## flow/design.v

```verilog
module cache(
    clk,
    proc_reset,
    proc_read,
    proc_write,
    proc_addr,
    proc_wdata,
    proc_stall,
    proc_rdata,
    mem_read,
    mem_write,
    mem_addr,
    mem_rdata,
    mem_wdata,
    mem_ready
);
    input          clk;
    input          proc_reset;
    input          proc_read, proc_write;
    input   [29:0] proc_addr;
    input   [31:0] proc_wdata;
    output reg        proc_stall;
    output reg [31:0] proc_rdata;
    input  [127:0] mem_rdata;
    input          mem_ready;
    output reg     mem_read, mem_write;
    output reg [27:0] mem_addr;
    output reg [127:0] mem_wdata;
	reg [127:0] block0, block1, block2, block3, block4, block5, block6, block7, block; 	 
	reg [7:0] valid, valid_save;
	reg [7:0] dirty, dirty_save;
	reg [24:0] tag0, tag1, tag2, tag3, tag4, tag5, tag6, tag7;
	reg [24:0] tag0_save, tag1_save, tag2_save, tag3_save, tag4_save, tag5_save, tag6_save, tag7_save;
	reg hit, stall, dirty_bit, valid_bit;
	reg [24:0] tag, tag_save;
	reg [127:0] data_4word;
	reg [1:0] state, next_state;
	reg [127:0] mem_data;
	reg [127:0] block0_save, block1_save,block2_save,block3_save,block4_save,block5_save,block6_save,block7_save;
	wire clk_i, rst_i;
assign clk_i = clk;
assign rst_i = proc_reset;
	always@ (*) begin   
		case(proc_addr[4:2])
		3'd0: begin
			dirty_bit = dirty_save[0];
			data_4word = block0_save;
			tag = tag0_save;
			valid_bit = valid_save[0];
		end
		3'd1: begin
			dirty_bit = dirty_save[1];
			data_4word = block1_save;
			tag = tag1_save;
			valid_bit = valid_save[1];
		end
		3'd2: begin
			dirty_bit = dirty_save[2];
			data_4word = block2_save;
			tag = tag2_save;
			valid_bit = valid_save[2];
		end
		3'd3: begin
			dirty_bit = dirty_save[3];
			data_4word = block3_save;
			tag = tag3_save;
			valid_bit = valid_save[3];
		end
		3'd4: begin
			dirty_bit = dirty_save[4];
			data_4word = block4_save;
			tag = tag4_save;
			valid_bit = valid_save[4];
		end
		3'd5: begin
			dirty_bit = dirty_save[5];
			data_4word = block5_save;
			tag = tag5_save;
			valid_bit = valid_save[5];
		end
		3'd6: begin
			dirty_bit = dirty_save[6];
			data_4word = block6_save;
			tag = tag6_save;
			valid_bit = valid_save[6];
		end
		3'd7: begin
			dirty_bit = dirty_save[7];
			data_4word = block7_save;
			tag = tag7_save;
			valid_bit = valid_save[7];
		end
		endcase
	end
	always @(valid_bit or tag or proc_addr or state) begin
		if(valid_bit && (tag == proc_addr[29:5]) && ~state[1] && ~state[0]) begin
			stall = 1'b0;
			hit = 1'b1;
		end
		else begin
			stall = 1'b1;
			hit = 1'b0;
		end
	end
	always @(*) begin
			case(proc_addr[1:0])
				2'd0: begin block = data_4word; block[31:0] = proc_wdata; end
				2'd1: begin block = data_4word; block[63:32] = proc_wdata; end
				2'd2: begin block = data_4word; block[95:64] = proc_wdata; end
				2'd3: begin block = data_4word; block[127:96] = proc_wdata; end
			endcase
	end
	always @(*)begin	 
		case(state) 
		2'b00:begin
			tag0 = tag0_save;
			tag1 = tag1_save;
			tag2 = tag2_save;
			tag3 = tag3_save;
			tag4 = tag4_save;
			tag5 = tag5_save;
			tag6 = tag6_save;
			tag7 = tag7_save;
		if(proc_write && hit) begin
			case(proc_addr[4:2])
			3'd0: begin 
				valid = valid_save;
				dirty = dirty_save;
				valid[0] = 1'b1;
				dirty[0] = 1'b1;
				block0 = block;
				block1 = block1_save;
				block2 = block2_save;
				block3 = block3_save;
				block4 = block4_save;
				block5 = block5_save;
				block6 = block6_save;
				block7 = block7_save;
				end
			3'd1: begin 
				valid = valid_save;
				dirty = dirty_save;
				valid[1] = 1'b1; 
				dirty[1] = 1'b1;
				block1 = block;
				block0 = block0_save;
				block2 = block2_save;
				block3 = block3_save;
				block4 = block4_save;
				block5 = block5_save;
				block6 = block6_save;
				block7 = block7_save;				
			end
			3'd2: begin 
				valid = valid_save;
				dirty = dirty_save;
				valid[2] = 1'b1; 
				dirty[2] = 1'b1;
				block2 = block;
				block0 = block0_save;
				block1 = block1_save;
				block3 = block3_save;	
				block4 = block4_save;
				block5 = block5_save;
				block6 = block6_save;
				block7 = block7_save;
			end
			3'd3: begin
				valid = valid_save;
				dirty = dirty_save;
				valid[3] = 1'b1; 
				dirty[3] = 1'b1;
				block3 = block;	
				block0 = block0_save;
				block1 = block1_save;
				block2 = block2_save;
				block4 = block4_save;
				block5 = block5_save;
				block6 = block6_save;
				block7 = block7_save;	
			end
			3'd4: begin 
				valid = valid_save;
				dirty = dirty_save;
				valid[4] = 1'b1; 
				dirty[4] = 1'b1;
				block4 = block; 
				block0 = block0_save;
				block1 = block1_save;
				block2 = block2_save;
				block3 = block3_save;
				block5 = block5_save;
				block6 = block6_save;
				block7 = block7_save;
			end
			3'd5: begin 
				valid = valid_save;
				dirty = dirty_save;
				valid[5] = 1'b1; 
				dirty[5] = 1'b1;
				block5 = block;
				block0 = block0_save;
				block1 = block1_save;
				block2 = block2_save;
				block3 = block3_save;
				block4 = block4_save;
				block6 = block6_save;
				block7 = block7_save; 
			end
			3'd6: begin 
				valid = valid_save;
				dirty = dirty_save;
				valid[6] = 1'b1; 
				dirty[6] = 1'b1;
				block6 = block; 
				block0 = block0_save;
				block1 = block1_save;
				block2 = block2_save;
				block3 = block3_save;
				block4 = block4_save;
				block5 = block5_save;
				block7 = block7_save;
			end
			3'd7: begin 
				valid = valid_save;
				dirty = dirty_save;
				valid[7] = 1'b1; 
				dirty[7] = 1'b1;
				block7 = block; 
				block0 = block0_save;
				block1 = block1_save;
				block2 = block2_save;
				block3 = block3_save;
				block4 = block4_save;
				block5 = block5_save;
				block6 = block6_save;
			end
			endcase
		end
		else begin
			valid = valid_save;
			dirty = dirty_save;
			block0 = block0_save;
			block1 = block1_save;
			block2 = block2_save;
			block3 = block3_save;
			block4 = block4_save;
			block5 = block5_save;
			block6 = block6_save;
			block7 = block7_save;
		end
		end
		2'b10:begin
			case(proc_addr[4:2])
			3'd0: begin 	
				valid = valid_save;
				dirty = dirty_save;
				valid[0] = 1'b1; 
				tag0 = proc_addr[29:5];
				tag1 = tag1_save;
				tag2 = tag2_save;
				tag3 = tag3_save;
				tag4 = tag4_save;
				tag5 = tag5_save;
				tag6 = tag6_save;
				tag7 = tag7_save;
				dirty[0] = 1'b0;
				block0 = mem_rdata;
				block1 = block1_save;
				block2 = block2_save;
				block3 = block3_save;
				block4 = block4_save;
				block5 = block5_save;
				block6 = block6_save;
				block7 = block7_save;				 
			end
			3'd1: begin 
				valid = valid_save;
				dirty = dirty_save;
				valid[1] = 1'b1; 
				tag1 = proc_addr[29:5];
				tag0 = tag0_save;
				tag2 = tag2_save;
				tag3 = tag3_save;
				tag4 = tag4_save;
				tag5 = tag5_save;
				tag6 = tag6_save;
				tag7 = tag7_save;
				dirty[1] = 1'b0;
				block1 = mem_rdata; 
				block0 = block0_save;
				block2 = block2_save;
				block3 = block3_save;
				block4 = block4_save;
				block5 = block5_save;
				block6 = block6_save;
				block7 = block7_save;
			end
			3'd2: begin 
				valid = valid_save;
				dirty = dirty_save;
				valid[2] = 1'b1; 
				tag2 = proc_addr[29:5];
				tag0 = tag0_save;
				tag1 = tag1_save;
				tag3 = tag3_save;
				tag4 = tag4_save;
				tag5 = tag5_save;
				tag6 = tag6_save;
				tag7 = tag7_save;
				dirty[2] = 1'b0;
				block2 = mem_rdata; 
				block0 = block0_save;
				block1 = block1_save;
				block3 = block3_save;
				block4 = block4_save;
				block5 = block5_save;
				block6 = block6_save;
				block7 = block7_save;
			end
			3'd3: begin 
				valid = valid_save;
				dirty = dirty_save;
				valid[3] = 1'b1; 
				tag3 = proc_addr[29:5];
				tag0 = tag0_save;
				tag1 = tag1_save;
				tag2 = tag2_save;
				tag4 = tag4_save;
				tag5 = tag5_save;
				tag6 = tag6_save;
				tag7 = tag7_save;
				dirty[3] = 1'b0;
				block3 = mem_rdata; 
				block0 = block0_save;
				block1 = block1_save;
				block2 = block2_save;
				block4 = block4_save;
				block5 = block5_save;
				block6 = block6_save;
				block7 = block7_save;
			end
			3'd4: begin 
				valid = valid_save;
				dirty = dirty_save;
				valid[4] = 1'b1; 
				tag4 = proc_addr[29:5];
				tag0 = tag0_save;
				tag1 = tag1_save;
				tag2 = tag2_save;
				tag3 = tag3_save;
				tag5 = tag5_save;
				tag6 = tag6_save;
				tag7 = tag7_save;
				dirty[4] = 1'b0;
				block4 = mem_rdata; 
				block0 = block0_save;
				block1 = block1_save;
				block2 = block2_save;
				block3 = block3_save;
				block5 = block5_save;
				block6 = block6_save;
				block7 = block7_save;
			end
			3'd5: begin 
				valid = valid_save;
				dirty = dirty_save;
				valid[5] = 1'b1; 
				tag5 = proc_addr[29:5];
				tag0 = tag0_save;
				tag1 = tag1_save;
				tag2 = tag2_save;
				tag3 = tag3_save;
				tag4 = tag4_save;
				tag6 = tag6_save;
				tag7 = tag7_save;
				dirty[5] = 1'b0;
				block5 = mem_rdata; 
				block0 = block0_save;
				block1 = block1_save;
				block2 = block2_save;
				block3 = block3_save;
				block4 = block4_save;
				block6 = block6_save;
				block7 = block7_save;
			end
			3'd6: begin 
				valid = valid_save;
				dirty = dirty_save;
				valid[6] = 1'b1; 
				tag6 = proc_addr[29:5];
				tag0 = tag0_save;
				tag1 = tag1_save;
				tag2 = tag2_save;
				tag3 = tag3_save;
				tag4 = tag4_save;
				tag5 = tag5_save;
				tag7 = tag7_save;
				dirty[6] = 1'b0;
				block6 = mem_rdata; 
				block0 = block0_save;
				block1 = block1_save;
				block2 = block2_save;
				block3 = block3_save;
				block4 = block4_save;
				block5 = block5_save;
				block7 = block7_save;
			end
			3'd7: begin 
				valid = valid_save;
				dirty = dirty_save;
				valid[7] = 1'b1; 
				tag7 = proc_addr[29:5];
				tag0 = tag0_save;
				tag1 = tag1_save;
				tag2 = tag2_save;
				tag3 = tag3_save;
				tag4 = tag4_save;
				tag5 = tag5_save;
				tag6 = tag6_save;
				dirty[7] = 1'b0;
				block7 = mem_rdata; 
				block0 = block0_save;
				block1 = block1_save;
				block2 = block2_save;
				block3 = block3_save;
				block4 = block4_save;
				block5 = block5_save;
				block6 = block6_save;
			end
			endcase
		end
		default: begin
				valid = valid_save;
				dirty = dirty_save;
				tag0 = tag0_save;
				tag1 = tag1_save;
				tag2 = tag2_save;
				tag3 = tag3_save;
				tag4 = tag4_save;
				tag5 = tag5_save;
				tag6 = tag6_save;
				tag7 = tag7_save;
				block0 = block0_save;
				block1 = block1_save;
				block2 = block2_save;
				block3 = block3_save;
				block4 = block4_save;
				block5 = block5_save;
				block6 = block6_save;
				block7 = block7_save;	
		end
		endcase
	end
	always @(*) begin	 
		case(state) 
			2'b00:begin 	 
				if(hit || ~(proc_read || proc_write)) begin
					next_state = 2'b00;
				end
				else if(dirty_bit) begin
					next_state = 2'b11;
				end
				else begin
					next_state = 2'b10;
				end
			end
			2'b01:begin
				next_state = 2'b00;
			end
			2'b10:begin	 
				if(mem_ready) begin
					next_state = 2'b00;
				end
				else begin
					next_state = 2'b10;
				end
			end
			2'b11:begin	 
				if(mem_ready) begin
					next_state = 2'b10;
				end
				else begin
					next_state = 2'b11;
				end
			end
		endcase
	end
	always @(*) begin	 
		case(state)	
			2'b00:begin	 
				proc_stall = stall;
				mem_read = 1'b0;
				mem_write = 1'b0;
				mem_addr = 28'b0;
				mem_wdata = 128'b0;
				if(proc_read) begin
					case(proc_addr[1:0])
						2'd0: proc_rdata = data_4word[31:0];
						2'd1: proc_rdata = data_4word[63:32];
						2'd2: proc_rdata = data_4word[95:64];
						2'd3: proc_rdata = data_4word[127:96];
					endcase
				end
				else begin
					proc_rdata = 32'b0;
				end
			end
			2'b01: begin
				proc_stall = 1'b0;
				proc_rdata = 32'b0;
				mem_read = 1'b0;
				mem_write = 1'b0;
				mem_addr = 28'b0;
				mem_wdata = 128'b0;
			end
			2'b10:begin	 
				proc_stall = 1'b1;
				proc_rdata = 32'b0;
				mem_read = 1'b1;
				mem_write = 1'b0;
				mem_addr = proc_addr[29:2];
				mem_wdata = 128'b0;
			end
			2'b11:begin	 
				proc_stall = 1'b1;
				proc_rdata = 32'b0;
				mem_read = 1'b0;
				mem_write = 1'b1;
				mem_addr = {tag, proc_addr[4:2]};
				mem_wdata = data_4word;
			end
		endcase
	end
	always@( posedge clk or posedge proc_reset ) begin
	    if( proc_reset ) begin
	    	state <= 2'b00;
			valid_save <= 8'b0;
			dirty_save <= 8'b0;  
			tag0_save <= 25'b0;  
			tag1_save <= 25'b0;  
			tag2_save <= 25'b0;  
			tag3_save <= 25'b0;  
			tag4_save <= 25'b0;  
			tag5_save <= 25'b0;  
			tag6_save <= 25'b0;  
			tag7_save <= 25'b0;  
		end
	    else begin
	    	state <= next_state;
			valid_save <= valid;
			dirty_save <= dirty;
			tag0_save <= tag0;
			tag1_save <= tag1;
			tag2_save <= tag2;
			tag3_save <= tag3;
			tag4_save <= tag4;
			tag5_save <= tag5;
			tag6_save <= tag6;
			tag7_save <= tag7;
	    end
	end
	always @(posedge clk_i or posedge rst_i) begin
		if(rst_i) begin
			block0_save <= 128'b0;
			block1_save <= 128'b0;
			block2_save <= 128'b0;
			block3_save <= 128'b0;
			block4_save <= 128'b0;
			block5_save <= 128'b0;
			block6_save <= 128'b0;
			block7_save <= 128'b0;	
		end
		else begin
			block0_save <= block0;
			block1_save <= block1;
			block2_save <= block2;
			block3_save <= block3;
			block4_save <= block4;
			block5_save <= block5;
			block6_save <= block6;
			block7_save <= block7;
		end
	end
endmodule
```

## flow/run.sh

```bash
#!/bin/bash
# the make line also repeats each setting of config.mk as NAME=value (left out here)
make -C /OpenROAD-flow-scripts/flow DESIGN_CONFIG=/design/flow/config.mk WORK_HOME=/design/flow/orfs CLKGATE_MAP_FILE= finish
```

## flow/config.mk

```make
export PLATFORM = sky130hd
export DESIGN_NAME = cache
export DESIGN_NICKNAME = cache
export VERILOG_FILES = /design/flow/design.v
export SDC_FILE = /design/flow/constraint.sdc
export NUM_CORES = 4
export LEC_CHECK = 0
export CAP_MARGIN = 5
export CORE_MARGIN = 2
export CORE_UTILIZATION = 72
export CTS_CLUSTER_DIAMETER = 85
export CTS_CLUSTER_SIZE = 74
export PLACE_DENSITY = 0.35
export SETUP_SLACK_MARGIN = 1.93
export SLEW_MARGIN = 20
```

## flow/constraint.sdc

```tcl
create_clock -name core_clock -period 6.57 [get_ports {clk}]
set_input_delay 1.3140 -clock core_clock [delete_from_list [all_inputs] [get_ports {clk}]]
set_output_delay 1.3140 -clock core_clock [all_outputs]
set_load 0.01 [all_outputs]
```

==> CHANGELOG.md, run 1 <==
## Implementation

* Status: did not finish
* Stop stage: global routing
* Err: [ERROR GRT-0232] Routing congestion too high. Check the congestion heatmap in the GUI.
* Total track usage at 86.27%
* Hold buffer count at CTS at 0
* Main logic family: multiplexers
* Init Core Util at 72.51%
* Gpl congestion at 0.9765
* Top area cell types: dfrtp_1, mux2_2, mux2_1
* CORE AREA at 83420 um^2
* Area fraction in compound gates at 9.914%
* Rows at 106
* Die area at 86350 um^2
* Area share of xor/xnor cells in the synthesized design at 0.2027%
* Gate count of the mapped netlist at 5150
* Mux area share at 27.63%
* CTS root buf: clkbuf_16
* Ys flops at 1242
* CTS max path bufs at 3
* Max-area cell share at 51.38%
* # H-tree levels at 2
* Most frequent cells after synthesis: dfrtp_1, mux2_2, nand2_1, nor2_1, clkbuf_1
* EDFF count, synth at 0
* Placed insts at 6403
* # port buffers at 385
* Die W at 293.9 um
* Post-place instance area at 66100 um^2
* Synth cell types at 66
* CTS buffer count at 41
* Boundary pin count at 386
* Clock Sinks at 1242
* Hpwl dp at 136900 um
* Die height at 293.9 um
* Yosys stat chip area at 60490 um^2
* Cells in synth_stat.txt at 5150
* Simple Share, Synth at 7.523%
* Area leader, netlist: dfrtp_1
* Grt ovf at 218
* Most frequent cell after synthesis: dfrtp_1
* Post-synth seq share at 51.38%
* Asr flop ratio synth at 100.0%
* Mapped cell area at 60490 um^2
* Most used flip-flop cell after synthesis: dfrtp_1
* YS warnings at 1
* Avg Cell Area, Syn at 11.75 um^2
* Adder Area Share at 0%
* Syn_nets at 5345
* Pre-CTS setup slack at 0.3815 ns
what timing repair did:
item	CTS
setup buffers	204
pin swaps	143
endpoints found under the hold margin	0
setup endpoints to repair	1077
resized	796
gates cloned	83
per-layer routing:
metal,GRT overflow,global-route usage [%]
met5,2,60.52
met2,88,95.62
met3,11,78.14
met4,100,85.28
met1,17,86.19
through the flow:
step / total power, mW / hold WS, ns
after detailed placement: 23.31 / 0.4523
after CTS: 28.57 / 0.4859
after global placement: 22.62 / 0.4422
after floorplan: 19.72 / 0.4275
==> inputs of run 2 (changes only) <==
- ABC_AREA: default -> 1
- CAP_MARGIN: 5 -> 10
- CELL_PAD_IN_SITES_DETAIL_PLACEMENT: default -> 2
- CELL_PAD_IN_SITES_GLOBAL_PLACEMENT: default -> 2
- CORE_ASPECT_RATIO: default -> 0.57
- CORE_UTILIZATION: 72 -> 71
- CTS_CLUSTER_DIAMETER: 85 -> default
- CTS_CLUSTER_SIZE: 74 -> 54
- GPL_TIMING_DRIVEN: default -> 0
- PLACE_DENSITY: 0.35 -> 0.72
- SETUP_SLACK_MARGIN: 1.93 -> default
- TNS_END_PERCENT: default -> 90
- clock period: 6.57 -> 8.0 ns (I/O delays scaled with it)
==> run 2 against run 1 <==
Synthesized cell count grew 52%; die area grew 1.5%; the run fails in global placement without I/O; area after synthesis is essentially flat.
==> CHANGELOG.md, run 2 <==
## Implementation

* Init Core Util at 72.02%
* Die W at 390.6 um
* Adder Area Share at 0%
* Status: did not finish
* Syn_nets at 8031
* Area fraction in compound gates at 11.49%
* YS warnings at 1
* Asr flop ratio synth at 100.0%
* Cells in synth_stat.txt at 7836
* Top area cell types: dfrtp_1, nand2_1, nand3_1
* Stop stage: global placement without I/O
* Yosys stat chip area at 60480 um^2
* Synth cell types at 33
* Area leader, netlist: dfrtp_1
* Post-synth seq share at 51.38%
* Gate count of the mapped netlist at 7836
* Mux area share at 0%
* Ys flops at 1242
* Area share of xor/xnor cells in the synthesized design at 0%
* Simple Share, Synth at 31.55%
* Mapped cell area at 60480 um^2
* Err: [ERROR GPL-0301] Utilization 139.278 % exceeds 100%.
* Most used flip-flop cell after synthesis: dfrtp_1
* Rows at 80
* Main logic family: simple AND/OR/NAND/NOR gates
* Max-area cell share at 51.38%
* Most frequent cells after synthesis: nand2_1, dfrtp_1, nand3_1, o21ai_0, clkbuf_1
* Most frequent cell after synthesis: nand2_1
* Die height at 224.4 um
* CORE AREA at 83980 um^2
* EDFF count, synth at 0
* Avg Cell Area, Syn at 7.719 um^2
* Die area at 87630 um^2
==> inputs of run 3 (changes only) <==
- ABC_AREA: 1 -> default
- CAP_MARGIN: 10 -> 20
- CELL_PAD_IN_SITES_DETAIL_PLACEMENT: 2 -> default
- CELL_PAD_IN_SITES_GLOBAL_PLACEMENT: 2 -> default
- CORE_ASPECT_RATIO: 0.57 -> default
- CORE_UTILIZATION: 71 -> 72
- CTS_CLUSTER_SIZE: 54 -> 41
- GPL_TIMING_DRIVEN: 0 -> default
- HOLD_SLACK_MARGIN: default -> 0.29
- PLACE_DENSITY: 0.72 -> 0.71
- TNS_END_PERCENT: 90 -> default
- clock period: 8.0 -> 4.4 ns (I/O delays scaled with it)
==> run 3 against run 2 <==
The layout now fails its checks (setup timing); synthesized cell count down 34%; area after synthesis about the same; die area down 1.5%.
==> CHANGELOG.md, run 3 <==
### Changed

* P_int at 31.93 mW
* Area Overhead vs Synth at 27.62%
* Top area cell types: dfrtp_1, mux2_2, mux2_1
* Leakage power at 34.79 nW
* Nets at 6259
* Cell Pwr Density at 667.6 nW/um^2
* Rows at 106
* # port buffers at 385
* Boundary pin count at 386
* Worst Hold Launch: valid_save[6]
* Hpwl dp at 159700 um
* CP delay by family, top: buffers and inverters
* Init Core Util at 72.51%
* Ys flops at 1242
* CTS max path bufs at 3
* Reg power frac at 40.0%
* RSZ-0062 raised after global routing: yes
* DRC viols at 0
* Design Area, Final at 77200 um^2
* Hold depth at 1
* Late-Pin Clk Latency at 0.82 ns
* Number of cells on the worst reg-to-reg path at 6
* Routed met3 length at 48830 um
* Max transition margin at 10.15%
* WS Path Type: in -> out
* Initial antenna violation count at 56
* Post-place instance area at 71200 um^2
* Critical path peak fanout at 10
* Final ANT Viol Nets at 0
* Switching share of power at 38.04%
* Final Cycle Share at 106.8%
* CTS root buf: clkbuf_16
* Syn_nets at 5345
* Post-Route WL at 278300 um
* Simple Share, Synth at 7.523%
* Avg Cell Area, Syn at 11.75 um^2
* Combinational share of power at 37.5%
* # H-tree levels at 4
* Crit path to: proc_rdata[7]
* Comb group at 19.3 mW
* Vias in the first global route at 56603
* Adder Area Share at 0%
* Power share of the clock group at 22.5%
* Gpl congestion at 1.009
* Reg clk slew, reported paths at 0.06 ns
* Min-delay worst type: reg -> reg
* Asr flop ratio synth at 100.0%
* Arrival time worst endpoint at 3.82 ns
* Die W at 293.9 um
* Hold endpoint: valid_save[6]
* Routed wl met2 at 109200 um
* Critical Path RT at 3.52 ns
* Wire per inst at 38.10 um
* Via count at 58053
* Area fraction in compound gates at 9.914%
* CTS buffer count at 130
* YS warnings at 1
* Die area at 86350 um^2
* Max-slew violations at 0
* CORE AREA at 83420 um^2
* Crit path cell chain: buf_12, buf_8, nand2b_2, buf_12, nor2_1, a211oi_1, a221oi_2, nor2_1, a211oi_1, buf_4, a211oi_1, buf_4, clkdlybuf4s50_1
* WHS at 0.4762 ns
* Reg2reg start: state[1]
* Max Fclk at 212.9 MHz
* Main logic family: multiplexers
* M1 WL at 82020 um
* Mapped cell area at 60490 um^2
* Worst slew pin tran at 1.344 ns
* Layout Check Fail Reasons: setup timing
* Vias/cell at 7.947
* Status: complete, but fails checks
* Synth cell types at 66
* RR Endpoint: block6_save[41]
* Post-route setup slack at -0.2979 ns
* Tool Warnings at 37
* Most frequent cell after synthesis: dfrtp_1
* CP startpoint: proc_addr[2]
* Crit path top cell by count: a211oi_1
* NetSw at 19.60 mW
* CTS tree: built
* R2R Setup Slk at 0.56 ns
* Cells in synth_stat.txt at 5150
* Flop+latch power at 20.6 mW
* Max_cap viols at 0
* Mux area share at 27.63%
* Fin. Hold Viols at 0
* Worst setup EP type: primary output
* TritonRoute pass-1 iters at 19
* Maximum vdd drop at 0.5916 mV
* Clock Skew at 0.04574 ns
* CP Launch Type: input port
* Starting DRT DRC Count at 9982
* Max stage delay on crit path at 0.54 ns
* Top sig layer: met5
* Most frequent cells after synthesis: dfrtp_1, mux2_2, nand2_1, nor2_1, clkbuf_1
* Total track usage at 60.93%
* P_clk at 11.6 mW
* Largest net degree at the start of global routing at 163
* Hold buffer count at CTS at 0
* Placed insts at 6971
* First-pass GRT wire length at 379900 um
* Final min period at 4.698 ns
* Area leader, netlist: dfrtp_1
* Crit-path slowest cell: clkdlybuf4s50_1
* Post-synth seq share at 51.38%
* Count of final setup violators at 62
* Top Consumer: registers
* Most used flip-flop cell after synthesis: dfrtp_1
* Max-area cell share at 51.38%
* EDFF count, synth at 0
* Yosys stat chip area at 60490 um^2
* Worst path buffer plus inverter count at 6
* Gate count of the mapped netlist at 5150
* Critical path depth at 13
* Die height at 293.9 um
* Area share of xor/xnor cells in the synthesized design at 0.2027%
* Post-route insts no fill at 7305
* Grt ovf at 0
* Clock Sinks at 1242
==> run 3: stage by stage <==
step	util, %	total power, mW	setup TNS [ns]	setup WS [ns]
after CTS	91.33	48.59	-0.1317	-0.1188
after floorplan	-	29.44	-	-13.64
after global placement	85.34	35.19	-140.11	-0.6575
after detailed placement	85.34	36.47	-207.59	-0.6687
final	92.54	51.54	-5.430	-0.2979
after global routing	92.40	52.39	-4.158	-0.4199
==> run 3: layout make-up <==
type	count	area, um^2
antenna	64	160.2
clock buffer	189	3765
clock inverter	40	620.6
fill	2782	6222
inverter	38	166.4
multi-input combinational	3452	28490
sequential	1242	31080
tap	1080	1351
timing repair buffer	1200	11560
==> run 3: what timing repair did <==
action / 4_1_cts / 5_1_grt
resized: 143 / 146
gates cloned: 3 / 0
buffers inserted: 7 / 32
pin swaps: 14 / 34
setup endpoints to repair: 41 / 52
==> run 3: metal layers <==
layer / up-vias / global-route usage (%)
met2: 7052 / 83.06
met1: 27381 / 69.36
li1: 20560 / -
met4: 50 / 55.94
met5: - / 2.099
met3: 3010 / 30.67
==> inputs of run 4 (changes only) <==
- CTS_CLUSTER_SIZE: 41 -> 50
- HOLD_SLACK_MARGIN: 0.29 -> -0.08
- MAX_ROUTING_LAYER: default -> met4
- PLACE_DENSITY: 0.71 -> 0.64
- clock period: 4.4 -> 4.45 ns (I/O delays scaled with it)
==> run 4 against run 3 <==
The layout still fails its checks (setup timing); power fell by 2.1%; register-to-register slack got worse by 0.07 ns; final cell count up 0.11%; worst setup slack lost 0.080 ns; die area did not move; largest power group unchanged; highest routed layer is now met4.
==> CHANGELOG.md, run 4 <==
### Changed

* Hold endpoint: valid_save[0]
* Worst path buffer plus inverter count at 6
* Reg power frac at 40.2%
* Die area at 86350 um^2
* CP delay by family, top: buffers and inverters
* Worst slew pin tran at 1.305 ns
* Wire per inst at 37.20 um
* CP Launch Type: input port
* Nets at 6247
* Vias/cell at 7.737
* Main logic family: multiplexers
* Fin. Hold Viols at 0
* Worst Hold Launch: valid_save[0]
* Cell Pwr Density at 657.0 nW/um^2
* Yosys stat chip area at 60490 um^2
* Leakage power at 34.68 nW
* EDFF count, synth at 0
* Final ANT Viol Nets at 0
* Reg2reg start: state[0]
* Clock Skew at 0.03041 ns
* Area fraction in compound gates at 9.914%
* Most used flip-flop cell after synthesis: dfrtp_1
* Max-slew violations at 0
* Hold buffer count at CTS at 0
* Comb group at 18.8 mW
* Pre-CTS setup slack at -0.4060 ns
* Status: complete, but fails checks
* Worst setup EP type: primary output
* Top Consumer: registers
* Sequential cell area at 31080 um^2
* Power share of the clock group at 22.6%
* Grt ovf at 0
* RR Endpoint: block1_save[68]
* Area Overhead vs Synth at 26.94%
* Final Cycle Share at 108.5%
* First-pass GRT wire length at 375900 um
* Post-synth seq share at 51.38%
* WS Path Type: in -> out
* Reg clk slew, reported paths at 0.07 ns
* Crit path to: proc_stall
* Initial antenna violation count at 55
* Avg Cell Area, Syn at 11.75 um^2
* Arrival time worst endpoint at 3.94 ns
* Gate count of the mapped netlist at 5150
* Die W at 293.9 um
* Hpwl dp at 159100 um
* # H-tree levels at 4
* Design Area, Final at 76790 um^2
* Rows at 106
* Hold depth at 1
* R2R Setup Slk at 0.49 ns
* CTS max path bufs at 3
* Post-Route WL at 272000 um
* Post-route setup slack at -0.3781 ns
* Adder Area Share at 0%
* Crit path top cell by count: buf_4
* Critical path peak fanout at 9
* CTS buffer count at 131
* Tool Warnings at 39
* Layout Check Fail Reasons: setup timing
* TritonRoute pass-1 iters at 11
* # port buffers at 385
* Count of final setup violators at 32
* Asr flop ratio synth at 100.0%
* Max stage delay on crit path at 0.61 ns
* Final min period at 4.828 ns
* Critical path depth at 14
* Area leader, netlist: dfrtp_1
* Combinational share of power at 37.2%
* Init Core Util at 72.51%
* Via count at 56582
* Area share of xor/xnor cells in the synthesized design at 0.2027%
* Starting DRT DRC Count at 9961
* Most frequent cells after synthesis: dfrtp_1, mux2_2, nand2_1, nor2_1, clkbuf_1
* Crit path cell chain: buf_8, buf_4, nor2_2, buf_4, a221oi_2, o22ai_2, buf_4, xor2_1, nor4_1, nand4_1, nor4_2, buf_4, o21bai_1, clkbuf_2
* Die height at 293.9 um
* Largest net degree at the start of global routing at 165
* Switching share of power at 37.31%
* CORE AREA at 83420 um^2
* DRC viols at 0
* CTS tree: built
* Crit-path slowest cell: a221oi_2
* Boundary pin count at 386
* P_clk at 11.4 mW
* Number of cells on the worst reg-to-reg path at 6
* CP startpoint: proc_addr[2]
* Maximum vdd drop at 0.4595 mV
* Simple Share, Synth at 7.523%
* Max_cap viols at 0
* Syn_nets at 5345
* Flop+latch power at 20.3 mW
* Most frequent cell after synthesis: dfrtp_1
* Post-place instance area at 71110 um^2
* P_int at 31.63 mW
* Max-area cell share at 51.38%
* Gpl congestion at 1.017
* Total track usage at 62.26%
* Min-delay worst type: reg -> reg
* Mapped cell area at 60490 um^2
* Ys flops at 1242
* Clock Sinks at 1242
* Late-Pin Clk Latency at 0.77 ns
* Cells in synth_stat.txt at 5150
* Top area cell types: dfrtp_1, mux2_2, mux2_1
* Combinational Area at 28280 um^2
* Max Fclk at 207.1 MHz
* NetSw at 18.82 mW
* Vias in the first global route at 56484
* Synth cell types at 66
* Filler Cells Inserted at 2921
* YS warnings at 1
* Mux area share at 27.63%
* Max transition margin at 12.72%
* Critical Path RT at 3.56 ns
* CTS root buf: clkbuf_16
## run 4: what timing repair did
item,in CTS,in global routing
gates resized,134,98
buffers inserted,6,22
pin swaps,11,18
setup endpoints to repair,35,29
cloned,3,1
## run 4: stage by stage
| step | setup TNS [ns] | power (mW) | hold slack (ns) | utilization, % | instances |
|---|---|---|---|---|---|
| floorplan | - | 29.11 | 0.4275 | - | 5150 |
| global placement | -121.59 | 34.82 | 0.4445 | 85.24 | 6967 |
| detailed placement | -87.28 | 36.00 | 0.4485 | 85.24 | 6967 |
| CTS | -0.4134 | 47.96 | 0.4665 | 91.13 | 7207 |
| global route | -1.189 | 51.38 | 0.5034 | 92.03 | 7306 |
| finish | -2.656 | 50.45 | 0.4676 | 92.05 | 7313 |
## run 4: metal layers
layer | up-vias | track usage (%) | wire length [um]
met1 | 26894 | 67.53 | 80510
met2 | 6294 | 83.32 | 108000
met3 | 2809 | 31.12 | 48110
met4 | 0 | 55.61 | 35380
met5 | - | - | 0
li1 | 20585 | - | -
## run 4: final cells by class
class | instances | share of cell area [%]
antenna | 83 | 0.2705
clock inverter | 44 | 0.6583
sequential | 1242 | 40.48
tap | 1080 | 1.760
timing repair buffer | 1186 | 14.83
inverter | 38 | 0.2118
clock buffer | 187 | 4.966
multi-input combinational | 3453 | 36.83
==> inputs of run 5 (changes only) <==
- CAP_MARGIN: 20 -> 30
- CORE_ASPECT_RATIO: default -> 1.17
- CORE_MARGIN: 2 -> 6
- CORE_UTILIZATION: 72 -> 45
- CTS_CLUSTER_DIAMETER: default -> 93
- CTS_CLUSTER_SIZE: 50 -> default
- GPL_ROUTABILITY_DRIVEN: default -> 1
- HOLD_SLACK_MARGIN: -0.08 -> default
- MAX_ROUTING_LAYER: met4 -> met5
- PLACE_DENSITY: 0.64 -> 0.6
- SLEW_MARGIN: 20 -> 40
- TNS_END_PERCENT: default -> 20
- clock period: 4.45 -> 6.39 ns (I/O delays scaled with it)
==> run 5 against run 4 <==
Count of clock-buffer cells in the layout rose by 25; register-to-register slack improved by 1.4 ns; global-route usage fell by 29 points; largest power group unchanged; now clean on timing, DRC and antenna; first-iteration DRC count fell by 47%; largest cell class unchanged; highest routed layer is now met5; design area fell by 5.7%; clock power fell by 29%; die area rose by 66%; worst setup slack improved by 0.53 ns; hold slack got worse by 0.0027 ns; non-clock buffer count fell by 534; combinational power fell by 41%; sequential cell count did not move; critical endpoint is now proc_rdata[20].
==> CHANGELOG.md, run 5 <==
### Changed

* Area Overhead vs Synth at 19.68%
* Switching share of power at 34.11%
* CORE AREA at 133300 um^2
* Worst path buffer plus inverter count at 5
* EDFF count, synth at 0
* Syn_nets at 5345
* Status: no timing/DRC/antenna violations
* Reg2reg start: tag6_save[1]
* Critical Path RT at 5.11 ns
* Cell Pwr Density at 448.2 nW/um^2
* Max-slew violations at 0
* CP delay by family, top: buffers and inverters
* Largest net degree at the start of global routing at 139
* Overall power at 32.45 mW
* Crit path to: proc_rdata[20]
* Rows at 145
* Filler Cells Inserted at 11545
* Ys flops at 1242
* Crit-path slowest cell: nor2b_4
* Combinational share of power at 33.9%
* Critical path peak fanout at 36
* Fin. Hold Viols at 0
* Hold buffer count at CTS at 0
* Reg clk slew, reported paths at 0.06 ns
* Leakage power at 31.52 nW
* Grt ovf at 0
* P_clk at 8.05 mW
* Max-area cell share at 51.38%
* NetSw at 11.07 mW
* Mux area share at 27.63%
* Vias/cell at 6.380
* TritonRoute pass-1 iters at 6
* Max transition margin at 28.79%
* DRC viols at 0
* Top Consumer: registers
* Adder Area Share at 0%
* Number of cells on the worst reg-to-reg path at 13
* Most frequent cells after synthesis: dfrtp_1, mux2_2, nand2_1, nor2_1, clkbuf_1
* Top area cell types: dfrtp_1, mux2_2, mux2_1
* Max stage delay on crit path at 0.60 ns
* YS warnings at 1
* Post-route setup slack at 0.1469 ns
* Clock Sinks at 1242
* Initial antenna violation count at 28
* Most used flip-flop cell after synthesis: dfrtp_1
* Most frequent cell after synthesis: dfrtp_1
* Worst slew pin tran at 1.060 ns
* Yosys stat chip area at 60490 um^2
* RSZ-0062 raised after global routing: no
* Total track usage at 33.65%
* Simple Share, Synth at 7.523%
* Cts repair resizes at 0
* Hpwl dp at 164800 um
* Die area at 143400 um^2
* Gate count of the mapped netlist at 5150
* Hold endpoint: valid_save[6]
* Worst Hold Launch: valid_save[6]
* Sum Neg Setup Slack at 0 ns
* Flop+latch power at 13.4 mW
* Die W at 351.0 um
* Reg power frac at 41.3%
* Asr flop ratio synth at 100.0%
* Power share of the clock group at 24.8%
* Area leader, netlist: dfrtp_1
* Init Core Util at 45.36%
* Die height at 408.6 um
* Max Fclk at 160.2 MHz
* Arrival time worst endpoint at 4.97 ns
* R2R Setup Slk at 1.91 ns
* Hold depth at 1
* Crit path cell chain: buf_8, nor2b_4, buf_12, a22o_1, a221oi_1, nor3_1, buf_4, a21oi_1, a211oi_1, buf_4, clkdlybuf4s50_1
* Final Cycle Share at 97.70%
* Final core utilization at 54.29%
* Starting DRT DRC Count at 5243
* Count of final setup violators at 0
* Area fraction in compound gates at 9.914%
* Max_cap viols at 0
* # port buffers at 385
* Avg Cell Area, Syn at 11.75 um^2
* # H-tree levels at 4
* Post-Route WL at 246600 um
* Vias in the first global route at 46925
* CTS tree: built
* CTS max path bufs at 3
* Tool Warnings at 41
* Cells in synth_stat.txt at 5150
* Nets at 5717
* Area share of xor/xnor cells in the synthesized design at 0.2027%
* Wire per inst at 33.32 um
* WS Path Type: in -> out
* Mapped cell area at 60490 um^2
* Min-delay worst type: reg -> reg
* CP startpoint: proc_addr[2]
* P_int at 21.38 mW
* Final ANT Viol Nets at 0
* Late-Pin Clk Latency at 0.79 ns
* RR Endpoint: block0_save[123]
* Synth cell types at 66
* Post CTS Setup Buffer Count at 0
* First-pass GRT wire length at 351900 um
* Post-synth seq share at 51.38%
* Gpl congestion at 0.9213
* Comb group at 11.0 mW
* Worst setup EP type: primary output
* Via count at 47221
* CTS buffer count at 136
* CTS root buf: clkbuf_16
* Boundary pin count at 386
* CP Launch Type: input port
* Maximum vdd drop at 0.3202 mV
* Clock Skew at 0.03295 ns
* Main logic family: multiplexers
* Crit path top cell by count: buf_4
* Critical path depth at 11
* Final min period at 6.243 ns
* Pre-CTS setup slack at 0.2634 ns
## run 5: through the flow
step	std cells	cell area, um^2	hold WS [ns]
2_1_floorplan	5150	60500	0.4275
3_3_place_gp	7133	67470	0.4454
3_5_place_dp	7144	67710	0.4513
4_1_cts	7385	72240	0.4657
5_1_grt	7390	72370	0.4905
6_report	7401	72400	0.4649
## run 5: layout make-up
cell class	count	area (um^2)	area share, %
tap	1764	2207	3.049
clock inverter	29	340.3	0.4701
sequential	1242	31080	42.93
inverter	38	166.4	0.2299
multi-input combinational	3452	27690	38.25
antenna	12	30.03	0.04148
clock buffer	212	4187	5.783
timing repair buffer	652	6694	9.246
## run 5: routing by layer
layer  vias up  GRT usage [%]  wire length, um
met1     24444          45.75            97530
met2      2791          48.78           106100
met3       572          10.53            28310
li1      19400              -                -
met4        14          16.78            14570
met5         -              0               88
==> inputs of run 6 (changes only) <==
- CAP_MARGIN: 30 -> 20
- CORE_ASPECT_RATIO: 1.17 -> default
- CORE_MARGIN: 6 -> 2
- CORE_UTILIZATION: 45 -> 66
- CTS_CLUSTER_DIAMETER: 93 -> default
- GPL_ROUTABILITY_DRIVEN: 1 -> default
- MAX_ROUTING_LAYER: met5 -> default
- PLACE_DENSITY: 0.6 -> default
- SETUP_SLACK_MARGIN: default -> 1.71
- SLEW_MARGIN: 40 -> 20
- TNS_END_PERCENT: 20 -> default
- clock period: 6.39 -> 6.93 ns (I/O delays scaled with it)
==> run 6 against run 5 <==
Clock skew is 0.014 ns lower; area after synthesis stayed put; combinational power is 5% lower; still clean on timing, DRC and antenna; power is 7.2% lower; highest routed layer unchanged; sequential cell count stayed put; register-to-register slack better by 0.71 ns; global-route usage is 16 points higher; sequential share of layout area is 0.44 points lower; hold slack better by 0.0062 ns; largest power group unchanged; critical path type unchanged.
==> CHANGELOG.md, run 6 <==
### Changed

* Synth cell types at 66
* Vias/cell at 7.165
* Grt ovf at 0
* Critical Path RT at 5.54 ns
* Mapped cell area at 60490 um^2
* Combinational share of power at 34.7%
* YS warnings at 1
* Max Fclk at 182.7 MHz
* Post-route setup slack at 1.457 ns
* Pre-CTS setup slack at 0.3602 ns
* CP Launch Type: input port
* Max-area cell share at 51.38%
* Clock Sinks at 1242
* Crit path to: proc_rdata[24]
* Adder Area Share at 0%
* NetSw at 10.44 mW
* Final min period at 5.473 ns
* Wire per inst at 34.39 um
* RSZ-0062 raised after global routing: yes
* Nets at 5741
* R2R Setup Slk at 2.62 ns
* Sum Neg Setup Slack at 0 ns
* Cells in synth_stat.txt at 5150
* Vias in the first global route at 48532
* Hpwl dp at 138900 um
* Most used flip-flop cell after synthesis: dfrtp_1
* Area Overhead vs Synth at 20.91%
* Cell Pwr Density at 411.6 nW/um^2
* Gate count of the mapped netlist at 5150
* Die area at 94090 um^2
* WHS at 0.4711 ns
* Crit path cell chain: buf_16, nor2b_4, buf_4, buf_16, a22o_1, a221oi_1, nor2_1, mux4_2, nor2b_1, dlygate4sd2_1
* P_int at 19.66 mW
* Syn_nets at 5345
* Combinational Area at 28610 um^2
* Most frequent cells after synthesis: dfrtp_1, mux2_2, nand2_1, nor2_1, clkbuf_1
* Simple Share, Synth at 7.523%
* Die height at 306.7 um
* Post-route insts no fill at 6838
* Worst slew pin tran at 1.193 ns
* Post-Route WL at 235200 um
* Crit path top cell by count: buf_16
* Reg clk slew, reported paths at 0.06 ns
* Min-delay worst type: reg -> reg
* CTS max path bufs at 3
* Worst Hold Launch: valid_save[0]
* Initial antenna violation count at 25
* Yosys stat chip area at 60490 um^2
* Tool Warnings at 77
* Hold endpoint: valid_save[0]
* Comb group at 10.4 mW
* P_clk at 7.10 mW
* Starting DRT DRC Count at 6600
* Fin. Hold Viols at 0
* Top area cell types: dfrtp_1, mux2_2, mux2_1
* Area fraction in compound gates at 9.914%
* CTS tree: built
* Power share of the clock group at 23.6%
* Rows at 111
* Final Cycle Share at 78.98%
* Status: no timing/DRC/antenna violations
* # port buffers at 385
* Post-synth seq share at 51.38%
* Reg power frac at 41.7%
* Die W at 306.7 um
* Filler Cells Inserted at 5598
* Total track usage at 49.63%
* Avg Cell Area, Syn at 11.75 um^2
* TritonRoute pass-1 iters at 6
* Top Consumer: registers
* Critical path peak fanout at 27
* CORE AREA at 91250 um^2
* Most frequent cell after synthesis: dfrtp_1
* EDFF count, synth at 0
* RR Endpoint: block4_save[49]
* CP startpoint: proc_addr[2]
* Flop+latch power at 12.6 mW
* Hold depth at 1
* Worst path buffer plus inverter count at 4
* Arrival time worst endpoint at 4.09 ns
* Worst setup EP type: primary output
* Max transition margin at 20.49%
* Main logic family: multiplexers
* Mux area share at 27.63%
* Max stage delay on crit path at 0.52 ns
* WS Path Type: in -> out
* Reg2reg start: state[0]
* Switching share of power at 34.69%
* CP delay by family, top: buffers and inverters
* Largest net degree at the start of global routing at 185
* Max-slew violations at 0
* Gpl congestion at 0.9634
* Asr flop ratio synth at 100.0%
* Leakage power at 32.15 nW
* Boundary pin count at 386
* # H-tree levels at 4
* First-pass GRT wire length at 335600 um
* Maximum vdd drop at 0.2992 mV
* Final ANT Viol Nets at 0
* Area share of xor/xnor cells in the synthesized design at 0.2027%
* Via count at 48997
* Sequential cell area at 31080 um^2
* CTS root buf: clkbuf_16
* Placed insts at 6498
* Area leader, netlist: dfrtp_1
* Init Core Util at 66.30%
* Crit-path slowest cell: mux4_2
* Critical path depth at 10
* Max_cap viols at 0
* Late-Pin Clk Latency at 0.76 ns
* Ys flops at 1242
* Clock Skew at 0.01936 ns
* Count of final setup violators at 0
* DRC viols at 0
* Number of cells on the worst reg-to-reg path at 9
* CTS buffer count at 134
## run 6: area by class of cell
| class | count | share of cell area [%] |
|---|---|---|
| Sequential cell | 1242 | 42.50 |
| Multi-Input combinational cell | 3453 | 39.11 |
| Timing Repair Buffer | 676 | 10.19 |
| Clock buffer | 210 | 5.657 |
| Tap cell | 1186 | 2.029 |
| Inverter | 38 | 0.2686 |
| Clock inverter | 15 | 0.1813 |
| Antenna cell | 17 | 0.05816 |
| Timing Repair inverter | 1 | 0.01197 |
## run 6: timing repair
action                                  CTS  global route
resized                                 286            73
hold buffers                              0             0
pin swaps                                28            28
buffers inserted                         34            35
endpoints found under the setup margin  160            38
hold endpoints to repair                  0             0
cloned                                   24             4
## run 6: per-stage QoR
stage	utilization [%]	power, mW	cell area (um^2)
6_report	80.16	30.11	73140
5_1_grt	80.12	31.23	73110
4_1_cts	79.35	29.48	72410
3_5_place_dp	72.41	22.07	66070
3_3_place_gp	72.41	21.57	66070
2_1_floorplan	-	18.69	60500
## run 6: metal layers
metal	wire, um	up-vias	global-route usage [%]
li1	-	19495	-
met1	83180	24617	63.54
met2	99220	3843	70.03
met3	32620	1020	17.57
met4	20030	22	36.07
met5	137	-	0.3101
==> inputs of run 7 (changes only) <==
- CORE_UTILIZATION: 66 -> 45
- CTS_CLUSTER_DIAMETER: default -> 343
- GPL_ROUTABILITY_DRIVEN: default -> 0
- PLACE_DENSITY: default -> 0.6
- SETUP_SLACK_MARGIN: 1.71 -> default
- SLEW_MARGIN: 20 -> 40
- clock period: 6.93 -> 8.0 ns (I/O delays scaled with it)
==> run 7 against run 6 <==
Non-clock buffer count fell by 92; first-iteration DRC count fell by 19%; design area fell by 1.7%; utilization fell by 26 points; critical path type unchanged; highest routed layer unchanged.
==> CHANGELOG.md, run 7 <==
### Changed

* WS Path Type: in -> out
* Area leader, netlist: dfrtp_1
* Min-delay worst type: reg -> reg
* Crit path to: proc_rdata[15]
* Clock Sinks at 1242
* Synth cell types at 66
* Critical path peak fanout at 57
* Flop+latch power at 10.7 mW
* CP Launch Type: input port
* Post CTS Setup Buffer Count at 0
* Gate count of the mapped netlist at 5150
* Number of cells on the worst reg-to-reg path at 13
* Power share of the clock group at 25.3%
* CTS tree: built
* Hold endpoint: valid_save[4]
* Area Overhead vs Synth at 18.86%
* Max transition margin at 31.00%
* Boundary pin count at 386
* YS warnings at 1
* Met2 GRT Util at 50.73%
* First-pass GRT wire length at 343300 um
* NetSw at 8.808 mW
* Combinational share of power at 33.3%
* Simple Share, Synth at 7.523%
* Hold depth at 1
* Ys flops at 1242
* M3 GR Usage at 7.815%
* P_int at 17.09 mW
* Area fraction in compound gates at 9.914%
* Die height at 370.6 um
* Late-Pin Clk Latency at 0.78 ns
* Max-area cell share at 51.38%
* Routing usage on met1 at 49.06%
* Yosys stat chip area at 60490 um^2
* Filler Cells Inserted at 11665
* Critical path depth at 10
* Post-synth seq share at 51.38%
* Most used flip-flop cell after synthesis: dfrtp_1
* CP startpoint: proc_addr[2]
* Top area cell types: dfrtp_1, mux2_2, mux2_1
* Worst path buffer plus inverter count at 5
* Top Consumer: registers
* Cells in synth_stat.txt at 5150
* Max_cap viols at 0
* Vias/cell at 6.363
* CTS root buf: clkbuf_16
* Max Fclk at 136.8 MHz
* CTS max path bufs at 3
* Most frequent cell after synthesis: dfrtp_1
* Final min period at 7.308 ns
* Post-route setup slack at 0.6921 ns
* Leakage power at 31.18 nW
* Critical Path RT at 6.40 ns
* Mapped cell area at 60490 um^2
* Rows at 134
* TritonRoute pass-1 iters at 6
* Wire per inst at 32.84 um
* Final Cycle Share at 91.35%
* Max stage delay on crit path at 0.67 ns
* CP delay by family, top: buffers and inverters
* Nets at 5653
* Post-Route WL at 241300 um
* Vias in the first global route at 46155
* Sum Neg Setup Slack at 0 ns
* Asr flop ratio synth at 100.0%
* CORE AREA at 133500 um^2
* Area share of xor/xnor cells in the synthesized design at 0.2027%
* Cell Pwr Density at 360.2 nW/um^2
* Largest net degree at the start of global routing at 147
* Final ANT Viol Nets at 0
* Adder Area Share at 0%
* Count of final setup violators at 0
* Die W at 370.6 um
* Worst Hold Launch: valid_save[4]
* # port buffers at 385
* DRC viols at 0
* Tool Warnings at 41
* Starting DRT DRC Count at 5354
* Pre-CTS setup slack at 0.8041 ns
* RSZ-0062 raised after global routing: no
* Fin. Hold Viols at 0
* Comb group at 8.62 mW
* Worst slew pin tran at 1.031 ns
* Grt ovf at 0
* Final core utilization at 53.87%
* R2R Setup Slk at 3.37 ns
* Clock Skew at 0.02767 ns
* Switching share of power at 34.00%
* Reg2reg start: tag7_save[1]
* Busiest grt layer: met2
* Syn_nets at 5345
* P_clk at 6.56 mW
* # H-tree levels at 4
* Reg clk slew, reported paths at 0.06 ns
* Mux area share at 27.63%
* Arrival time worst endpoint at 5.71 ns
* Cts repair resizes at 0
* CTS buffer count at 140
* Hold buffer count at CTS at 0
* Via count at 46741
* Hpwl dp at 158800 um
* Most frequent cells after synthesis: dfrtp_1, mux2_2, nand2_1, nor2_1, clkbuf_1
* Maximum vdd drop at 0.2164 mV
* Worst setup EP type: primary output
* Total track usage at 34.84%
* EDFF count, synth at 0
* Main logic family: multiplexers
* Crit-path slowest cell: clkdlybuf4s50_1
* Initial antenna violation count at 22
* Max-slew violations at 0
* Status: no timing/DRC/antenna violations
* Reg power frac at 41.4%
* RR Endpoint: block1_save[111]
* Avg Cell Area, Syn at 11.75 um^2
* Init Core Util at 45.33%
* Die area at 137400 um^2
* Crit path cell chain: buf_8, or3_4, buf_12, buf_4, nor2_1, a21oi_1, a211oi_1, buf_4, a211oi_1, clkdlybuf4s50_1
## run 7: final cells by class
| cell class | instances | area, um^2 | share of cell area, % |
|---|---|---|---|
| sequential | 1242 | 31080 | 43.23 |
| multi-input combinational | 3452 | 27740 | 38.58 |
| timing repair buffer | 584 | 6027 | 8.382 |
| clock buffer | 217 | 4337 | 6.031 |
| tap | 1768 | 2212 | 3.077 |
| clock inverter | 36 | 315.3 | 0.4385 |
| inverter | 38 | 163.9 | 0.2280 |
| antenna | 9 | 22.52 | 0.03132 |
## run 7: per-layer routing
metal	up-vias	wire length, um
met1	24394	100300
li1	19270	-
met2	2501	104300
met5	-	143
met3	552	23730
met4	24	12790
## run 7: per-stage QoR
step,power [mW],hold WS [ns],instances,cell area [um^2]
floorplan,16.19,0.4275,5150,60500
global placement,18.90,0.4474,7069,66760
detailed placement,19.24,0.4547,7080,67080
CTS,25.79,0.4739,7333,71730
global route,27.10,0.4952,7341,71890
finish,25.90,0.4734,7346,71900
==> inputs of run 8 (changes only) <==
- CORE_UTILIZATION: 45 -> 57
- CTS_CLUSTER_DIAMETER: 343 -> default
- GPL_ROUTABILITY_DRIVEN: 0 -> default
- SLEW_MARGIN: 40 -> 20
- clock period: 8.0 -> 4.73 ns (I/O delays scaled with it)
==> run 8 against run 7 <==
Now fails the layout checks on setup timing; clock power is 65% higher; power grew 74%; design area up 6.0%; routed wire length fell by 1.4%; count of clock-buffer cells in the layout shrank 4; sequential share of layout area fell by 2.4 points; non-clock buffer count grew 498; final cell count increased by 1.6%; worst setup slack got worse by 0.73 ns; hold slack lost 0.0057 ns; global-route usage grew 8.7 points; critical path type unchanged; critical endpoint is now proc_rdata[3]; highest routed layer unchanged.
==> CHANGELOG.md, run 8 <==
### Changed

* Die W at 329.8 um
* Simple Share, Synth at 7.523%
* # port buffers at 385
* CTS buffer count at 138
* Fin. Hold Viols at 0
* Crit path cell chain: buf_8, buf_4, nand2b_4, buf_4, nor2_4, buf_6, buf_4, nand2_1, o21ai_0, o22ai_1, mux2i_1, nor2_1, a211oi_1, buf_4, clkdlybuf4s50_1
* Filler Cells Inserted at 7494
* Max transition margin at 15.80%
* Sum Neg Setup Slack at -0.05228 ns
* Switching share of power at 34.12%
* Reg clk slew, reported paths at 0.06 ns
* Avg Cell Area, Syn at 11.75 um^2
* Maximum vdd drop at 0.3966 mV
* Max stage delay on crit path at 0.53 ns
* EDFF count, synth at 0
* TritonRoute pass-1 iters at 5
* Late-Pin Clk Latency at 0.77 ns
* Yosys stat chip area at 60490 um^2
* DRC viols at 0
* CP startpoint: proc_addr[3]
* P_int at 29.75 mW
* Pre-CTS setup slack at -0.4807 ns
* Largest net degree at the start of global routing at 152
* Nets at 6149
* Area share of xor/xnor cells in the synthesized design at 0.2027%
* Max-slew violations at 0
* Vias/cell at 6.590
* Critical path peak fanout at 12
* Crit-path slowest cell: clkdlybuf4s50_1
* Worst Hold Launch: valid_save[2]
* Most frequent cells after synthesis: dfrtp_1, mux2_2, nand2_1, nor2_1, clkbuf_1
* Most frequent cell after synthesis: dfrtp_1
* Cell Pwr Density at 592.7 nW/um^2
* Asr flop ratio synth at 100.0%
* Syn_nets at 5345
* Initial antenna violation count at 23
* R2R Setup Slk at 0.86 ns
* Max-area cell share at 51.38%
* Design Area, Final at 76190 um^2
* Hold buffer count at CTS at 0
* First-pass GRT wire length at 340500 um
* Critical Path RT at 3.78 ns
* Post-Route WL at 237900 um
* P_clk at 10.8 mW
* Gpl congestion at 0.9450
* Gate count of the mapped netlist at 5150
* Area leader, netlist: dfrtp_1
* Via count at 49167
* Reg2reg start: tag7_save[2]
* Post-synth seq share at 51.38%
* CTS root buf: clkbuf_16
* Total track usage at 43.54%
* CTS max path bufs at 3
* Power share of the clock group at 23.9%
* Area fraction in compound gates at 9.914%
* Boundary pin count at 386
* CTS tree: built
* RR Endpoint: block6_save[99]
* CORE AREA at 105300 um^2
* Init Core Util at 57.46%
* Reg power frac at 40.4%
* Final Cycle Share at 100.9%
* Crit path top cell by count: buf_4
* Final min period at 4.771 ns
* Status: complete, but fails checks
* Area Overhead vs Synth at 25.95%
* Worst path buffer plus inverter count at 7
* Layout Check Fail Reasons: setup timing
* Worst slew pin tran at 1.259 ns
* Most used flip-flop cell after synthesis: dfrtp_1
* Clock Skew at 0.02813 ns
* Main logic family: multiplexers
* CP Launch Type: input port
* Top area cell types: dfrtp_1, mux2_2, mux2_1
* Die area at 108700 um^2
* CP delay by family, top: buffers and inverters
* Mux area share at 27.63%
* Leakage power at 34.08 nW
* Vias in the first global route at 48396
* Synth cell types at 66
* Clock Sinks at 1242
* Cells in synth_stat.txt at 5150
* Final ANT Viol Nets at 0
* Hpwl dp at 162500 um
* Number of cells on the worst reg-to-reg path at 11
* Crit path to: proc_rdata[3]
* Mapped cell area at 60490 um^2
* NetSw at 15.41 mW
* Die height at 329.8 um
* YS warnings at 1
* Adder Area Share at 0%
* Flop+latch power at 18.2 mW
* # H-tree levels at 4
* Ys flops at 1242
* Critical path depth at 15
* Count of final setup violators at 2
* Arrival time worst endpoint at 3.82 ns
* Overall power at 45.16 mW
* Rows at 119
* Top Consumer: registers
* RSZ-0062 raised after global routing: yes
* Tool Warnings at 47
* Hold depth at 1
* Post-place instance area at 70990 um^2
* Wire per inst at 31.89 um
* Worst setup EP type: primary output
* Post-route setup slack at -0.04100 ns
* Max_cap viols at 0
* Max Fclk at 209.6 MHz
* Combinational share of power at 35.7%
* Starting DRT DRC Count at 6012
* Hold endpoint: valid_save[2]
* Comb group at 16.1 mW
* Min-delay worst type: reg -> reg
* WS Path Type: in -> out
* Grt ovf at 0
* WHS at 0.4677 ns
run 8: area by class of cell:
cell class	instances	area (um^2)	share of cell area, %
sequential	1242	31080	40.79
multi-input combinational	3452	27970	36.70
timing repair buffer	1082	10700	14.04
clock buffer	213	4193	5.503
tap	1391	1740	2.284
clock inverter	33	324.1	0.4253
inverter	38	163.9	0.2151
antenna	10	25.02	0.03284
run 8: routing by layer:
layer	share of wire (%)	routed length [um]	global-route usage [%]	up-vias
met2	43	102400	63.07	2885
met1	40	94710	60.74	25353
li1	-	-	-	20272
met3	11	25580	10.21	637
met4	6.3	15100	23.92	20
met5	0.061	144	0	-
run 8: stage by stage:
stage / std cells / utilization [%]
after floorplan: 5150 / -
after global placement: 7195 / 67.44
after detailed placement: 7195 / 67.44
after CTS: 7443 / 71.91
after global routing: 7453 / 72.36
final: 7461 / 72.38
run 8: timing repair:
| action | 4_1_cts | 5_1_grt |
|---|---|---|
| pin swaps | 3 | 11 |
| gates resized | 36 | 74 |
| cloned | 1 | 3 |
| setup buffers | 1 | 5 |
| endpoints found under the hold margin | 0 | 0 |
| endpoints found under the setup margin | 17 | 29 |
==> inputs of run 9 (changes only) <==
- ABC_AREA: default -> 1
- CORE_UTILIZATION: 57 -> 65
- CTS_CLUSTER_SIZE: default -> 72
- clock period: 4.73 -> 4.57 ns (I/O delays scaled with it)
==> run 9 against run 8 <==
The layout still fails its checks (setup timing); non-clock buffer count is 82 higher; via count up 37%; register-to-register slack improved by 0.31 ns; count of clock-buffer cells in the layout is 24 lower; die area decreased by 12%; sequential power rose by 3%; final cell count up 32%; power is 18% higher; critical endpoint is now proc_rdata[27]; highest routed layer unchanged.
==> CHANGELOG.md, run 9 <==
### Changed

* First-pass GRT wire length at 398300 um
* P_clk at 11.2 mW
* Cell Pwr Density at 694.2 nW/um^2
* Hpwl dp at 164200 um
* Largest net degree at the start of global routing at 157
* Crit path top cell by count: nand2_1
* Initial antenna violation count at 28
* Area Overhead vs Synth at 26.57%
* Simple Share, Synth at 31.55%
* CTS max path bufs at 3
* CTS buffer count at 132
* Starting DRT DRC Count at 11904
* Area leader, netlist: dfrtp_1
* CTS root buf: clkbuf_16
* Via count at 67479
* Gate count of the mapped netlist at 7836
* Most used flip-flop cell after synthesis: dfrtp_1
* Final ANT Viol Nets at 0
* CP startpoint: proc_addr[2]
* Final Cycle Share at 106.3%
* TritonRoute pass-1 iters at 15
* WS Path Type: in -> out
* Post-Route WL at 273100 um
* Power share of the clock group at 21.2%
* Max Fclk at 205.9 MHz
* Worst setup EP type: primary output
* Worst Hold Launch: valid_save[6]
* Crit path cell chain: dlygate4sd2_1, buf_12, inv_2, nand3_4, clkinv_8, bufbuf_16, nand2_1, nand2_1, a221oi_1, nand2_1, a21oi_1, buf_4, o22ai_1, o21ai_1, buf_6, a21oi_1, clkdlybuf4s15_1
* Post-synth seq share at 51.38%
* Switching share of power at 44.09%
* Late-Pin Clk Latency at 0.78 ns
* Gpl congestion at 0.9971
* Comb group at 23.2 mW
* YS warnings at 1
* Post-route setup slack at -0.2861 ns
* # H-tree levels at 4
* Critical path depth at 17
* P_int at 29.71 mW
* Synth cell types at 33
* Area fraction in compound gates at 11.49%
* Max-area cell share at 51.38%
* Tool Warnings at 47
* WHS at 0.4629 ns
* Most frequent cells after synthesis: nand2_1, dfrtp_1, nand3_1, o21ai_0, clkbuf_1
* Fin. Hold Viols at 0
* Crit path to: proc_rdata[27]
* Combinational share of power at 43.7%
* Number of cells on the worst reg-to-reg path at 9
* R2R Setup Slk at 1.17 ns
* Yosys stat chip area at 60480 um^2
* Top area cell types: dfrtp_1, nand2_1, nand3_1
* Asr flop ratio synth at 100.0%
* Main logic family: simple AND/OR/NAND/NOR gates
* Reg power frac at 35.2%
* Max transition margin at 15.32%
* Max stage delay on crit path at 0.35 ns
* Reg clk slew, reported paths at 0.06 ns
* CP Launch Type: input port
* Syn_nets at 8031
* Flop+latch power at 18.7 mW
* Nets at 8698
* Init Core Util at 65.79%
* Rows at 111
* Die area at 95510 um^2
* # port buffers at 385
* Mux area share at 0%
* Maximum vdd drop at 0.7095 mV
* Mapped cell area at 60480 um^2
* Worst path buffer plus inverter count at 8
* Vias in the first global route at 64254
* Max-slew violations at 0
* Worst slew pin tran at 1.270 ns
* DRC viols at 0
* Boundary pin count at 386
* Critical path peak fanout at 16
* Pre-CTS setup slack at -0.8554 ns
* Die height at 309.0 um
* Top Consumer: combinational logic
* Arrival time worst endpoint at 3.94 ns
* Max_cap viols at 0
* Layout Check Fail Reasons: setup timing
* Clock Sinks at 1242
* Overall power at 53.14 mW
* Total track usage at 56.27%
* Avg Cell Area, Syn at 7.719 um^2
* CTS tree: built
* Final min period at 4.856 ns
* CORE AREA at 91940 um^2
* CP delay by family, top: buffers and inverters
* Wire per inst at 27.63 um
* RR Endpoint: block0_save[83]
* Count of final setup violators at 4
* Leakage power at 39.32 nW
* Reg2reg start: state[1]
* Vias/cell at 6.828
* Hold buffer count at CTS at 0
* Hold endpoint: valid_save[6]
* Die W at 309.0 um
* Ys flops at 1242
* Cells in synth_stat.txt at 7836
* Most frequent cell after synthesis: nand2_1
* Hold depth at 2
* Critical Path RT at 3.66 ns
* Adder Area Share at 0%
* Area share of xor/xnor cells in the synthesized design at 0%
* Grt ovf at 0
* NetSw at 23.43 mW
* Status: complete, but fails checks
* EDFF count, synth at 0
* Crit-path slowest cell: bufbuf_16
* Min-delay worst type: reg -> reg
* Clock Skew at 0.02325 ns
[run 9: what timing repair did]
| item | CTS | global route |
|---|---|---|
| pin swaps | 23 | 34 |
| setup endpoints to repair | 156 | 121 |
| gates cloned | 11 | 3 |
| setup buffers | 36 | 31 |
| resized | 275 | 74 |
[run 9: layer usage]
layer  global-route usage (%)  wire [um]  up-vias
met3                    26.03      49050     1918
met5                   0.3539        180        -
li1                         -          -    27448
met2                    76.26     108600     6675
met1                    68.85      87960    31416
met4                    44.91      27260       22
[run 9: through the flow]
step / util [%] / TNS [ns] / instances / instance area, um^2
2_1_floorplan: - / - / 7836 / 60490
3_3_place_gp: 76.42 / -230.13 / 9534 / 70260
3_5_place_dp: 76.42 / -292.13 / 9534 / 70260
4_1_cts: 82.53 / -1.083 / 9813 / 75870
5_1_grt: 83.17 / -0.5498 / 9848 / 76470
6_report: 83.27 / -0.5610 / 9883 / 76560
[run 9: cell type report]
cell class	instances	area (um^2)
timing repair inverter	2	15.01
timing repair buffer	1164	11840
tap	1243	1555
multi-input combinational	5800	26870
sequential	1242	31080
antenna	39	97.59
clock inverter	43	509.2
clock buffer	189	3936
inverter	161	656.9
fill	5793	15380
Power and IR drop assume default switching activity.
